## JK
## reuleaux
module reuleaux(input logic clk, input logic rst_n, input logic [2:0] colour,
                input logic [7:0] centre_x, input logic [6:0] centre_y, input logic [7:0] diameter,
                input logic start, output logic done,
                output logic [7:0] vga_x, output logic [6:0] vga_y,
                output logic [2:0] vga_colour, output logic vga_plot);
Size in the first run: about 6700 cells after synthesis, ~49 I/O pins.
clock: 25.2 ns
lec_check: 0
abc_area: 1
cap_margin: 15
cell_pad_in_sites_global_placement: 0
core_aspect_ratio: 0.98
core_margin: 2
core_utilization: 70
cts_cluster_diameter: 358
cts_cluster_size: 43
gpl_routability_driven: 1
gpl_timing_driven: 1
hold_slack_margin: -0.09
slew_margin: 40
run.sh (not shown) runs the stock make flow with config.mk's settings and CLKGATE_MAP_FILE=.
For JK, the flow was terminated by a tool error in global routing and produced no final design.
Changes in MS relative to JK:
- SLEW_MARGIN: 40 -> 0
- CORE_UTILIZATION: 70 -> 65
- the clock period (ns, I/O delays scaled along): 25.2 -> 30.7
==> comparison <==
MS completed end to end with timing, DRC and antenna clean.
Diff MS..JK | yosys synthesis chip area | unchanged
Relative to JK, number of placed cells counting well taps has gone down in MS.
Looking at die boundary width, MS sits about 3.7% higher than JK does.
Looking at die area, MS sits 4300 µm² higher than JK does.
Inputs modified between MS and AL:
- CTS_CLUSTER_DIAMETER removed (was 358)
- PLACE_DENSITY_LB_ADDON newly set to 0.19
- CORE_ASPECT_RATIO changed from 0.98 to 1.11
- ABC_AREA changed from 1 to 0
- HOLD_SLACK_MARGIN removed (was -0.09)
- CORE_UTILIZATION changed from 65 to 57
## What came out
[flow] AL | stages: complete | final checks: fail | reason: setup timing
Compared with MS, in AL post-synth design cell area now sits lower, number of multi-input combinational cells in the layout shows a reduction of 1011, final wirelength held.
On minimum hold slack: between MS and AL, it ends up higher for AL.
## Diff of input files: TR against AL
- CORE_UTILIZATION changed from 57 to 71
- CTS_CLUSTER_SIZE changed from 43 to 29
- SLEW_MARGIN changed from 0 to 40
- CTS_CLUSTER_DIAMETER newly set to 334
- the clock period (ns, I/O delays scaled along) changed from 30.7 to 31.6
--- outcome ---
TR: it failed with a tool error in global routing, so there are no final results.
TR: routability congestion estimate higher than AL
Max number of buffers inserted by post-CTS setup repair across AL and TR: TR
TR does worse than AL on detailed placement HPWL.
Compared TR against AL; Yosys chip area within noise.
The synthesized area was comparable across AL and TR.
Synthesized cell count came out exactly the same in AL and TR.


reuleaux again, from the RTL that the note above started with.
## reuleaux
module reuleaux(input logic clk, input logic rst_n, input logic [2:0] colour,
                input logic [7:0] centre_x, input logic [6:0] centre_y, input logic [7:0] diameter,
                input logic start, output logic done,
                output logic [7:0] vga_x, output logic [6:0] vga_y,
                output logic [2:0] vga_colour, output logic vga_plot);
Settings: LEC_CHECK=0, ABC_AREA=1, CAP_MARGIN=35, CORE_ASPECT_RATIO=1.28, CORE_MARGIN=2, CORE_UTILIZATION=64, CTS_CLUSTER_DIAMETER=390, CTS_CLUSTER_SIZE=33, GPL_ROUTABILITY_DRIVEN=1, HOLD_SLACK_MARGIN=0.15, MAX_ROUTING_LAYER=met5, MIN_ROUTING_LAYER=met1, PLACE_DENSITY_LB_ADDON=0.27, SLEW_MARGIN=20, TNS_END_PERCENT=75; clock period 54.9 ns.
The baseline completed with no timing, DRC or antenna violations.
==> next run, changes <==
==> flow/config.mk (replaced) <==
export PLATFORM = sky130hd
export DESIGN_NAME = reuleaux
export DESIGN_NICKNAME = reuleaux
export VERILOG_FILES = /design/flow/design.v
export SDC_FILE = /design/flow/constraint.sdc
export NUM_CORES = 4
export LEC_CHECK = 0
export CAP_MARGIN = 20
export CORE_MARGIN = 2
export CORE_UTILIZATION = 40
export SLEW_MARGIN = 20
==> flow/constraint.sdc (replaced) <==
create_clock -name core_clock -period 39.2 [get_ports {clk}]
set_input_delay 7.8400 -clock core_clock [delete_from_list [all_inputs] [get_ports {clk}]]
set_output_delay 7.8400 -clock core_clock [all_outputs]
set_load 0.01 [all_outputs]
What happened: Register-to-register slack gets worse by 15 ns; critical path depth came out lower by 28; setup slack is worse by 8.5 ns; utilization decreases by 23 points.
==> next run, changes <==
--- a/flow/config.mk
+++ b/flow/config.mk
@@ -10,0 +11 @@
+export GPL_ROUTABILITY_DRIVEN = 0
@@ -11,0 +13 @@
+export TNS_END_PERCENT = 95
==> flow/constraint.sdc (replaced) <==
create_clock -name core_clock -period 40.1 [get_ports {clk}]
set_input_delay 8.0200 -clock core_clock [delete_from_list [all_inputs] [get_ports {clk}]]
set_output_delay 8.0200 -clock core_clock [all_outputs]
set_load 0.01 [all_outputs]
The changed run produced a clean layout.
Register-to-register slack improves by 0.66 ns.
Critical path depth increases by 2.
Die size stays the same.
Wire length goes down by 2.3%.
Design area goes down by 1.2%.
==> next run, changes <==
--- a/flow/config.mk
+++ b/flow/config.mk
@@ -10,2 +10 @@
-export CORE_UTILIZATION = 40
-export GPL_ROUTABILITY_DRIVEN = 0
+export CORE_UTILIZATION = 72
@@ -13 +11,0 @@
-export TNS_END_PERCENT = 95
==> flow/constraint.sdc (replaced) <==
create_clock -name core_clock -period 23.7 [get_ports {clk}]
set_input_delay 4.7400 -clock core_clock [delete_from_list [all_inputs] [get_ports {clk}]]
set_output_delay 4.7400 -clock core_clock [all_outputs]
set_load 0.01 [all_outputs]
After rerunning:
- The changed run stopped in clock tree synthesis, error DPL-0038
- area after synthesis stays the same
- synthesized cell count is unchanged
- die size is lower by 44%
==> next run, changes <==
--- a/flow/config.mk
+++ b/flow/config.mk
@@ -7,0 +8 @@
+export ABC_AREA = 1
@@ -10,0 +12,3 @@
+export CTS_CLUSTER_DIAMETER = 393
+export PLACE_DENSITY = 0.4
+export SETUP_SLACK_MARGIN = 3.51
==> flow/constraint.sdc (replaced) <==
create_clock -name core_clock -period 15.3 [get_ports {clk}]
set_input_delay 3.0600 -clock core_clock [delete_from_list [all_inputs] [get_ports {clk}]]
set_output_delay 3.0600 -clock core_clock [all_outputs]
set_load 0.01 [all_outputs]
The changed run aborted during clock tree synthesis.
Synthesized area rose by roughly a tenth.
Synthesized cell count rose by a quarter to a third.
Die size rose by a little under a tenth.
==> next run, changes <==
--- a/flow/config.mk
+++ b/flow/config.mk
@@ -12 +12 @@
-export CTS_CLUSTER_DIAMETER = 393
+export CTS_CLUSTER_SIZE = 97
@@ -14 +13,0 @@
-export SETUP_SLACK_MARGIN = 3.51
==> flow/constraint.sdc (replaced) <==
create_clock -name core_clock -period 12.9 [get_ports {clk}]
set_input_delay 2.5800 -clock core_clock [delete_from_list [all_inputs] [get_ports {clk}]]
set_output_delay 2.5800 -clock core_clock [all_outputs]
set_load 0.01 [all_outputs]
What happened: With this change the flow aborted during global routing with GRT-0116; die size stays the same; synthesized cell count does not change; synthesized area is unchanged.
